main:
// Lowpass
module Lowpass(input clk, input rst, input en, input [15:0] in, output [15:0] out);
Size in the first run: about 510 flip-flops, ~35 I/O pins, ~30,000 um^2 of cells after synthesis.
make LEC_CHECK=0 CAP_MARGIN=0 CELL_PAD_IN_SITES_DETAIL_PLACEMENT=1 CELL_PAD_IN_SITES_GLOBAL_PLACEMENT=2 CORE_ASPECT_RATIO=0.63 CORE_MARGIN=2 CORE_UTILIZATION=66 CTS_CLUSTER_DIAMETER=247 GPL_ROUTABILITY_DRIVEN=1 PLACE_DENSITY=0.78 SLEW_MARGIN=25 finish   # period 7.21 ns
run.sh (not shown) runs the stock make flow with config.mk's settings and CLKGATE_MAP_FILE=.
main did not make it past clock tree synthesis, where a tool error ended it.
[inputs] the feature branch vs main
==> flow/config.mk <==
export PLATFORM = sky130hd
export DESIGN_NAME = Lowpass
export DESIGN_NICKNAME = Lowpass
export VERILOG_FILES = /design/flow/design.v
export SDC_FILE = /design/flow/constraint.sdc
export NUM_CORES = 4
export LEC_CHECK = 0
export CAP_MARGIN = 20
export CORE_MARGIN = 2
export CORE_UTILIZATION = 66
export SETUP_SLACK_MARGIN = 1.6
export SLEW_MARGIN = 20
==> flow/constraint.sdc <==
create_clock -name core_clock -period 6.72 [get_ports {clk}]
set_input_delay 1.3440 -clock core_clock [delete_from_list [all_inputs] [get_ports {clk}]]
set_output_delay 1.3440 -clock core_clock [all_outputs]
set_load 0.01 [all_outputs]
Findings:
Re synthesized area per cell: no difference whatsoever between the feature branch and main. Core region area: main vs the feature branch, no meaningful difference. main and the feature branch ended up with roughly the same synthesis area per yosys. The feature branch vs main on total instance count after detailed placement: the feature branch is the higher one. Ran to the end and failed final checks on setup timing: the feature branch. In the flow results for the feature branch and main, the final estimated routing congestion in global placement is larger on the feature branch. Diff main -> the feature branch: gate count of the mapped netlist neither gained nor lost much, async set-reset flop share out of synthesis ~0 delta, post-placement cell area now sits higher, count of boundary I/O pins ~0 delta. Comparing the feature branch and main, minimum setup slack after placement is lower on the feature branch.

========
Setup of run A:
The RTL this note starts from:
==> flow/design.v <==
`timescale 1ns / 1ps
module Lowpass(input clk, input rst, input en, input [15:0] in, output [15:0] out);
	reg [15:0] ff [31:0];
	assign out = en ? ( ff[0] + ff[1] + ff[2]+ ff[3]+ ff[4]+ ff[5]+ ff[6]+ ff[7]+ ff[8]+ ff[9]+ ff[10]+ ff[11]+ ff[12]+ ff[13]+ ff[14]+
	ff[15]+ ff[16]+ ff[17]+ ff[18]+ ff[19]+ ff[20]+ ff[21]+ ff[22]+ ff[23]+ ff[24]+ ff[25]+ ff[26]+ ff[27]+ ff[28]+ ff[29]+ ff[30]+ ff[31]) >> 6 : 16'b0;
	integer i, j;
	always@(posedge clk or posedge rst) begin
		if(rst)
			for(i = 0; i < 32; i = i + 1)
				ff[i] <= 16'b0;
		else if(en) begin
			ff[0] <= in;
			for(i = 1; i < 32; i = i + 1)
				ff[i] <= ff[i-1];
		end
	end
endmodule
make LEC_CHECK=0 ABC_AREA=1 CAP_MARGIN=20 CORE_MARGIN=2 CORE_UTILIZATION=72 CTS_CLUSTER_SIZE=10 GPL_ROUTABILITY_DRIVEN=0 PLACE_DENSITY_LB_ADDON=0.06 SLEW_MARGIN=20 TNS_END_PERCENT=10 finish   # period 5.58 ns
Ran to the end and failed final checks on setup timing: run A.
Input changes introduced in run B (baseline for comparison: run A):
- setting SETUP_SLACK_MARGIN to 0.82 for the first time
- setting HOLD_SLACK_MARGIN to 0.28 for the first time
- changing CAP_MARGIN from 20 to 40
Notes after the runs:
No crash in run B: every stage finished, but the layout fails its final checks due to setup timing. As far as final number of max-transition violations goes, run B and run A are indistinguishable; the numbers are identical. Highest achievable clock rate (higher): run A. Run B does worse than run A on post-route worst setup slack. Area fraction of clock buffers and clock inverters essentially unchanged between run A and run B. First-pass GRT wire length delta (run A -> run B): insignificant. Slew at the pin with the worst max-slew slack: run B vs run A up 0.073 ns.
[inputs] run C vs run B
- MAX_ROUTING_LAYER newly set to met4
- PLACE_DENSITY_LB_ADDON removed (was 0.06)
- CORE_MARGIN changed from 2 to 5
- SETUP_SLACK_MARGIN removed (was 0.82)
- CAP_MARGIN changed from 40 to 20
- GPL_TIMING_DRIVEN newly set to 1
- HOLD_SLACK_MARGIN removed (was 0.28)
- SLEW_MARGIN changed from 20 to 30
- ABC_AREA removed (was 1)
- CELL_PAD_IN_SITES_DETAIL_PLACEMENT newly set to 2
- CORE_ASPECT_RATIO newly set to 0.94
- CTS_CLUSTER_SIZE removed (was 10)
- CORE_UTILIZATION changed from 72 to 40
- TNS_END_PERCENT removed (was 10)
- the clock period (ns, I/O delays scaled along) changed from 5.58 to 7.82
Notes after the runs:
Final checks on run C, whose flow otherwise completed, came back failing, citing setup timing.
Run C vs run B — area of the multi-input gates climbed by a few percent
Taking run B as the reference, in run C mean instance size in the synthesized netlist rose about 27%, fraction of the cycle the final worst path needs fell 29 points, total stage count of the critical path rose 9.1%.
The run showing the greater routed wire length is run C.
When run C is set beside run B, its global-route wire length before repair turns out to be 47000 um larger.
On run C: amount of wire on met3 after detailed routing is about 37% higher than what run B gave.
Compared with run B, in run C cell area has increased; data required time of the critical path went up.
Run C vs run B — count of non-CTS inverters in the layout dropped by more than 10%

========
// Lowpass: RTL as listed in full above, without the edits since
export LEC_CHECK = 0
export ABC_AREA = 1
export CAP_MARGIN = 20
export CORE_MARGIN = 2
export CORE_UTILIZATION = 72
export CTS_CLUSTER_SIZE = 72
export MAX_ROUTING_LAYER = met4
export PLACE_DENSITY_LB_ADDON = 0.06
export SLEW_MARGIN = 20
create_clock -name core_clock -period 6.11 [get_ports {clk}]
The baseline finished with setup timing left.
Change:
- ABC_AREA: 1 -> not set
- CELL_PAD_IN_SITES_DETAIL_PLACEMENT: not set -> 2
- CORE_MARGIN: 2 -> 8
- CORE_UTILIZATION: 72 -> 40
- CTS_CLUSTER_SIZE: 72 -> not set
- GPL_TIMING_DRIVEN: not set -> 1
- PLACE_DENSITY_LB_ADDON: 0.06 -> not set
- SLEW_MARGIN: 20 -> 30
- clock period: 6.11 -> 7.82 ns (I/O delays scaled with it)
Outcome: The new run ran to the end with violations: setup timing; via count shrinks by 9.8%; final cell count shrinks by 5.7%; cell area grows by 0.69%; hold slack improved by 0.0036 ns; routed wire length grows by 63%; die area grows by 91%; worst setup slack improved by 0.89 ns.
Change:
- ABC_AREA: not set -> 1
- CELL_PAD_IN_SITES_DETAIL_PLACEMENT: 2 -> 0
- CELL_PAD_IN_SITES_GLOBAL_PLACEMENT: not set -> 0
- CORE_ASPECT_RATIO: not set -> 1.1
- CORE_MARGIN: 8 -> 3
- CORE_UTILIZATION: 40 -> 72
- GPL_ROUTABILITY_DRIVEN: not set -> 1
- MAX_ROUTING_LAYER: met4 -> met5
- PLACE_DENSITY_LB_ADDON: not set -> 0.26
- SETUP_SLACK_MARGIN: not set -> 0.62
- SLEW_MARGIN: 30 -> 20
- clock period: 7.82 -> 7.92 ns (I/O delays scaled with it)
Outcome: The new run ran to the end with violations: setup timing; die area drops by 47%; routed wire length is lower by 29%; final cell count climbs by 6.0%; synthesized area goes up by 1.5%; first-iteration DRC count goes up to 2.8 times its value; design area came out lower by 1.1%; synthesized cell count is higher by 29%.
Change:
- ABC_AREA: 1 -> not set
- CELL_PAD_IN_SITES_DETAIL_PLACEMENT: 0 -> not set
- CELL_PAD_IN_SITES_GLOBAL_PLACEMENT: 0 -> not set
- CORE_ASPECT_RATIO: 1.1 -> not set
- CORE_MARGIN: 3 -> 2
- CORE_UTILIZATION: 72 -> 42
- GPL_ROUTABILITY_DRIVEN: 1 -> not set
- GPL_TIMING_DRIVEN: 1 -> not set
- MAX_ROUTING_LAYER: met5 -> not set
- PLACE_DENSITY_LB_ADDON: 0.26 -> not set
- SETUP_SLACK_MARGIN: 0.62 -> not set
- clock period: 7.92 -> 9.66 ns (I/O delays scaled with it)
What happened: With this change the flow passed the timing, design-rule and antenna checks. Routed wire length decreases by 33%. Utilization decreases by 38 points. Non-clock buffer count is lower by 230. Flip-flop count does not change. Register-to-register slack is better by 1.9 ns. Worst hold slack loses 0.013 ns. Sequential share of layout area goes up by 2.3 points.

========
Starts from the design.v that is shown in full above.
clock: 7.21 ns
lec_check: 0
cap_margin: 0
cell_pad_in_sites_detail_placement: 1
cell_pad_in_sites_global_placement: 1
core_aspect_ratio: 0.63
core_margin: 2
core_utilization: 66
gpl_routability_driven: 0
place_density: 0.78
slew_margin: 40
The starting point never finished: it broke off in clock tree synthesis (4_1_cts) on DPL-0033.
==> next run, changes <==
- CAP_MARGIN: 0 -> 20
- CELL_PAD_IN_SITES_DETAIL_PLACEMENT: 1 -> not set
- CELL_PAD_IN_SITES_GLOBAL_PLACEMENT: 1 -> not set
- CORE_ASPECT_RATIO: 0.63 -> not set
- CORE_UTILIZATION: 66 -> 40
- GPL_ROUTABILITY_DRIVEN: 0 -> not set
- PLACE_DENSITY: 0.78 -> not set
- SLEW_MARGIN: 40 -> 20
- clock period: 7.21 -> 9.66 ns (I/O delays scaled with it)
=> This time the run produced a clean layout. Die area is higher by 64%. Synthesized cell count does not change. Area after synthesis does not change.
==> next run, changes <==
- ABC_AREA: not set -> 1
- CORE_UTILIZATION: 40 -> 72
- CTS_CLUSTER_DIAMETER: not set -> 38
- CTS_CLUSTER_SIZE: not set -> 72
- MAX_ROUTING_LAYER: not set -> met4
- PLACE_DENSITY_LB_ADDON: not set -> 0.06
- SETUP_SLACK_MARGIN: not set -> 1.53
- clock period: 9.66 -> 5.37 ns (I/O delays scaled with it)
=> The new run produced a layout that fails on negative setup slack; wire length rose by well over a third; design area rose by roughly a tenth; worst setup slack got worse by 3.0 ns; global-route usage rose by 21 points; sequential share of layout area fell by 3.5 points; hold slack got worse by 0.019 ns; die size fell by well over a third; via count rose by well over a third.
==> next run, changes <==
- ABC_AREA: 1 -> not set
- CTS_CLUSTER_DIAMETER: 38 -> not set
- CTS_CLUSTER_SIZE: 72 -> not set
- MAX_ROUTING_LAYER: met4 -> not set
- PLACE_DENSITY: not set -> 0.67
- PLACE_DENSITY_LB_ADDON: 0.06 -> not set
- SETUP_SLACK_MARGIN: 1.53 -> not set
- clock period: 5.37 -> 7.83 ns (I/O delays scaled with it)
What happened: The new run completed, yet does not pass: negative setup slack. Wire length came out lower by 24%. Clock-buffer cell count came out lower by 7. Hold slack gains 0.016 ns. Cell area came out lower by 6.2%.

========
// Lowpass: RTL as listed in full above, without the edits since
clock: 7.21 ns
lec_check: 0
abc_area: 1
cap_margin: 0
cell_pad_in_sites_detail_placement: 1
cell_pad_in_sites_global_placement: 3
core_aspect_ratio: 0.63
core_margin: 2
core_utilization: 70
cts_cluster_diameter: 247
gpl_routability_driven: 1
place_density: 0.78
slew_margin: 25
The first run did not get past 3_1_place_gp_skip_io on GPL-0301.
Edit:
ABC_AREA = 0   (was 1)
CAP_MARGIN = 40   (was 0)
CORE_ASPECT_RATIO = 1.96   (was 0.63)
CORE_MARGIN = 10   (was 2)
CORE_UTILIZATION = 48   (was 70)
CTS_CLUSTER_DIAMETER = default   (was 247)
GPL_TIMING_DRIVEN = 1   (was default)
MAX_ROUTING_LAYER = met5   (was default)
PLACE_DENSITY = default   (was 0.78)
PLACE_DENSITY_LB_ADDON = 0.26   (was default)
SETUP_SLACK_MARGIN = 1.76   (was default)
SLEW_MARGIN = 20   (was 25)
clock period = 11.4 ns   (was 7.21 ns; I/O delays follow)
After rerunning:
- Now the flow finished clean
- die size rises by 62%
- synthesized cell count is lower by 23%
- synthesized area drops by 1.5%
Edit:
ABC_AREA = default   (was 0)
CAP_MARGIN = 20   (was 40)
CELL_PAD_IN_SITES_DETAIL_PLACEMENT = default   (was 1)
CELL_PAD_IN_SITES_GLOBAL_PLACEMENT = default   (was 3)
CORE_ASPECT_RATIO = default   (was 1.96)
CORE_MARGIN = 2   (was 10)
CORE_UTILIZATION = 40   (was 48)
GPL_ROUTABILITY_DRIVEN = default   (was 1)
GPL_TIMING_DRIVEN = default   (was 1)
MAX_ROUTING_LAYER = default   (was met5)
PLACE_DENSITY_LB_ADDON = default   (was 0.26)
SETUP_SLACK_MARGIN = default   (was 1.76)
clock period = 10.0 ns   (was 11.4 ns; I/O delays follow)
Worst hold slack gets worse by 0.0061 ns.
Die area is higher by about 5%.
Flip-flop count stays the same.
Synthesized cell count is unchanged.
Via count drops by about 3%.
Cell count increases by about 6%.
Utilization is lower by 8.7 points.
Global-route usage fell by 4.4 points.
Design area is about the same.
Routed wire length went down by 21%.
Edit:
ABC_AREA = 1   (was default)
CORE_UTILIZATION = 72   (was 40)
CTS_CLUSTER_SIZE = 37   (was default)
PLACE_DENSITY_LB_ADDON = 0.07   (was default)
SETUP_SLACK_MARGIN = 1.6   (was default)
clock period = 5.41 ns   (was 10.0 ns; I/O delays follow)
What happened: The changed run reached the layout checks and failed them: negative setup slack; routed wire length rises by a quarter to a third; final cell count rises by about a fifth; utilization rises by 40 points; design area rises by a few percent; global-route usage rises by 17 points.
Edit:
CTS_CLUSTER_SIZE = default   (was 37)
PLACE_DENSITY_LB_ADDON = 0.21   (was 0.07)
SETUP_SLACK_MARGIN = default   (was 1.6)
clock period = 7.33 ns   (was 5.41 ns; I/O delays follow)
Result: The changed run ran to the end with violations: negative setup slack; wire length increases by 8.0%; global-route usage goes up by 1.9 points; design area fell by about 0.8%; die size stays the same; setup slack gets better by 1.4 ns; worst hold slack improved by 0.0040 ns; core utilization goes down by 0.64 points; sequential cell count is unchanged.

========
12-18:
RTL: the design.v shown in full above, as it stands there.
clock: 11.4 ns
lec_check: 0
abc_area: 0
cap_margin: 25
cell_pad_in_sites_detail_placement: 1
cell_pad_in_sites_global_placement: 3
core_aspect_ratio: 1.96
core_margin: 10
core_utilization: 48
gpl_routability_driven: 1
gpl_timing_driven: 1
hold_slack_margin: 0.13
max_routing_layer: met5
min_routing_layer: met2
place_density_lb_addon: 0.26
setup_slack_margin: 1.76
slew_margin: 20
tns_end_percent: 5
#### Input delta (12-08 over 12-18)
Settings: removing HOLD_SLACK_MARGIN (formerly 0.13); changing CAP_MARGIN from 25 to 20; changing CELL_PAD_IN_SITES_DETAIL_PLACEMENT from 1 to 2; changing CORE_MARGIN from 10 to 5; changing CORE_UTILIZATION from 48 to 40; changing TNS_END_PERCENT from 5 to 50; removing SETUP_SLACK_MARGIN (formerly 1.76); changing GPL_TIMING_DRIVEN from 1 to 0; changing CORE_ASPECT_RATIO from 1.96 to 0.94; removing ABC_AREA (formerly 0); changing SLEW_MARGIN from 20 to 30; removing PLACE_DENSITY_LB_ADDON (formerly 0.26); changing the clock period (ns, I/O delays scaled along) from 11.4 to 7.65.
==> comparison <==
Completing all stages was not enough for 12-08: its layout failed the final checks because of negative setup slack.
Summary — floorplan-stage core utilization, 12-08 relative to 12-18: lower, by 8.1 points.
Compare 12-18 and 12-08 | number of rows in the core area higher: 12-18
Relative to 12-18, total via count after detailed routing increased by 8.4% in 12-08.
Diff 12-18 -> 12-08: fraction of synthesized area in multiplexers has remained practically unchanged, final weighted congestion in routability-driven placement shrank by 0.065, core occupancy in the finished layout -6.7 points.
Compared with 12-18, 12-08 shows a higher total length of routed wires.
Per the comparison of 12-08 with 12-18, cell area increased by about 5% relative to the old numbers; number of H-tree branching levels held.
